Design pipelined, start of the top module:
module pipelined(
    input  wire              clk,
    input  wire              rst,
    input  wire              in_valid,
    output wire              in_ready,
    input  wire signed [15:0] a,
    input  wire signed [15:0] b,
    input  wire signed [15:0] c,
    input  wire signed [15:0] d,
    input  wire signed [15:0] e,
    output reg               out_valid,
    input  wire              out_ready,
    output reg signed [31:0]  y
);
clock: 6.35 ns
lec_check: 0
cap_margin: 5
core_margin: 2
core_utilization: 72
cts_cluster_diameter: 330
cts_cluster_size: 32
place_density: 0.67
setup_slack_margin: 1.54
slew_margin: 20
run.sh (not shown) runs the stock make flow with config.mk's settings and CLKGATE_MAP_FILE=.
The baseline never finished: it broke off in global routing.
Rerun with:
CAP_MARGIN = 20   (was 5)
CTS_CLUSTER_DIAMETER = 174   (was 330)
CTS_CLUSTER_SIZE = 95   (was 32)
PLACE_DENSITY = unset   (was 0.67)
SETUP_SLACK_MARGIN = unset   (was 1.54)
clock period = 9.96 ns   (was 6.35 ns; I/O delays follow)
The changed run finished clean.
Synthesized area stays the same.
Synthesized cell count is unchanged.
Die size stays the same.
Rerun with:
CORE_UTILIZATION = 40   (was 72)
CTS_CLUSTER_DIAMETER = unset   (was 174)
CTS_CLUSTER_SIZE = unset   (was 95)
clock period = 7.79 ns   (was 9.96 ns; I/O delays follow)
=> The new run passed the timing, DRC and antenna checks; setup slack loses 1.0 ns; register-to-register slack gets worse by 2.2 ns; wire length went down by 1.6%.
Rerun with:
CORE_UTILIZATION = 66   (was 40)
SETUP_SLACK_MARGIN = 1.28   (was unset)
clock period = 5.63 ns   (was 7.79 ns; I/O delays follow)
After rerunning:
- Now the flow completed, yet does not pass: negative setup slack
- non-clock buffer count came out higher by 265
- via count came out higher by roughly a tenth
- final cell count came out lower by a few percent
- die size came out lower by well over a third
- final area came out higher by roughly a tenth
- critical path depth came out higher by 1
- worst setup slack gets worse by 1.1 ns
- flip-flop count stays the same
Rerun with:
CORE_UTILIZATION = 40   (was 66)
SETUP_SLACK_MARGIN = 1.77   (was 1.28)
clock period = 7.79 ns   (was 5.63 ns; I/O delays follow)
=>
- This time the run ran to the end with no violations
- cell area falls by 3.1%
- count of clock-buffer cells in the layout falls by 4
- core utilization falls by 35 points
- synthesized area stays the same
- critical path depth falls by 2
- setup slack improved by 1.8 ns
- wire length falls by 13%
- worst hold slack stays flat
Rerun with:
CAP_MARGIN = 10   (was 20)
CELL_PAD_IN_SITES_GLOBAL_PLACEMENT = 3   (was unset)
SETUP_SLACK_MARGIN = unset   (was 1.77)
TNS_END_PERCENT = 40   (was unset)
clock period = 8.0 ns   (was 7.79 ns; I/O delays follow)
The new run completed without violations.
Wire length is higher by a little under a tenth.
Core utilization fell by 3.6 points.
Die area is unchanged.
Cell count shrinks by a few percent.
Sequential share of layout area grows by 0.74 points.

========
v55:
pipelined again, from the RTL that the note above started with.
clock: 8.0 ns
lec_check: 0
cap_margin: 25
cell_pad_in_sites_detail_placement: 1
cell_pad_in_sites_global_placement: 0
core_margin: 2
core_utilization: 40
cts_cluster_size: 33
hold_slack_margin: -0.05
slew_margin: 0
tns_end_percent: 55
## Diff of input files: v7 against v55
- SLEW_MARGIN: 0 -> 25
- HOLD_SLACK_MARGIN: -0.05 -> unset
- TNS_END_PERCENT: 55 -> 60
- CELL_PAD_IN_SITES_DETAIL_PLACEMENT: 1 -> 2
- CTS_CLUSTER_SIZE: 33 -> unset
- CAP_MARGIN: 25 -> 20
- CELL_PAD_IN_SITES_GLOBAL_PLACEMENT: 0 -> unset
- GPL_ROUTABILITY_DRIVEN: unset -> 0
Notes after the runs:
- [v7] flow finished | final checks: failed | reasons: setup timing
- Cmp v55 and v7 / detailed-route wire length / higher: v7
- From v7 to v55, count of endpoints failing hold in the final timing report did not move at all.
- What v55 reported for logic depth of the worst setup path including buffers has to be multiplied by 1.09 to get the figure for v7.
> inputs changed (v7 -> v33)
- an added CTS_CLUSTER_SIZE of 100
- a deleted CELL_PAD_IN_SITES_DETAIL_PLACEMENT that had been 2
- a change of CORE_UTILIZATION from 40 to 65
- a deleted TNS_END_PERCENT that had been 60
- a deleted GPL_ROUTABILITY_DRIVEN that had been 0
- an added CTS_CLUSTER_DIAMETER of 246
- a change of SLEW_MARGIN from 25 to 20
Notes after the runs:
- v33 completed; timing, DRC and antenna clean
- Changes observed in v33 relative to v7: final standard cell count with taps included and fillers excluded saw a decrease, sequential share of layout area saw an increase, well-tap cell count saw a decrease, critical-path maximum fanout saw an increase.
- Per the comparison of v33 with v7, global-route usage has decreased; non-clock buffer count decreased 15%; clock skew after layout shrank by 0.0085 ns; wire length shrank by about 60%; number of antenna violations at the first check in global routing decreased by 4 relative to the old numbers.
- On y dimension of the die: v33 sits below v7.
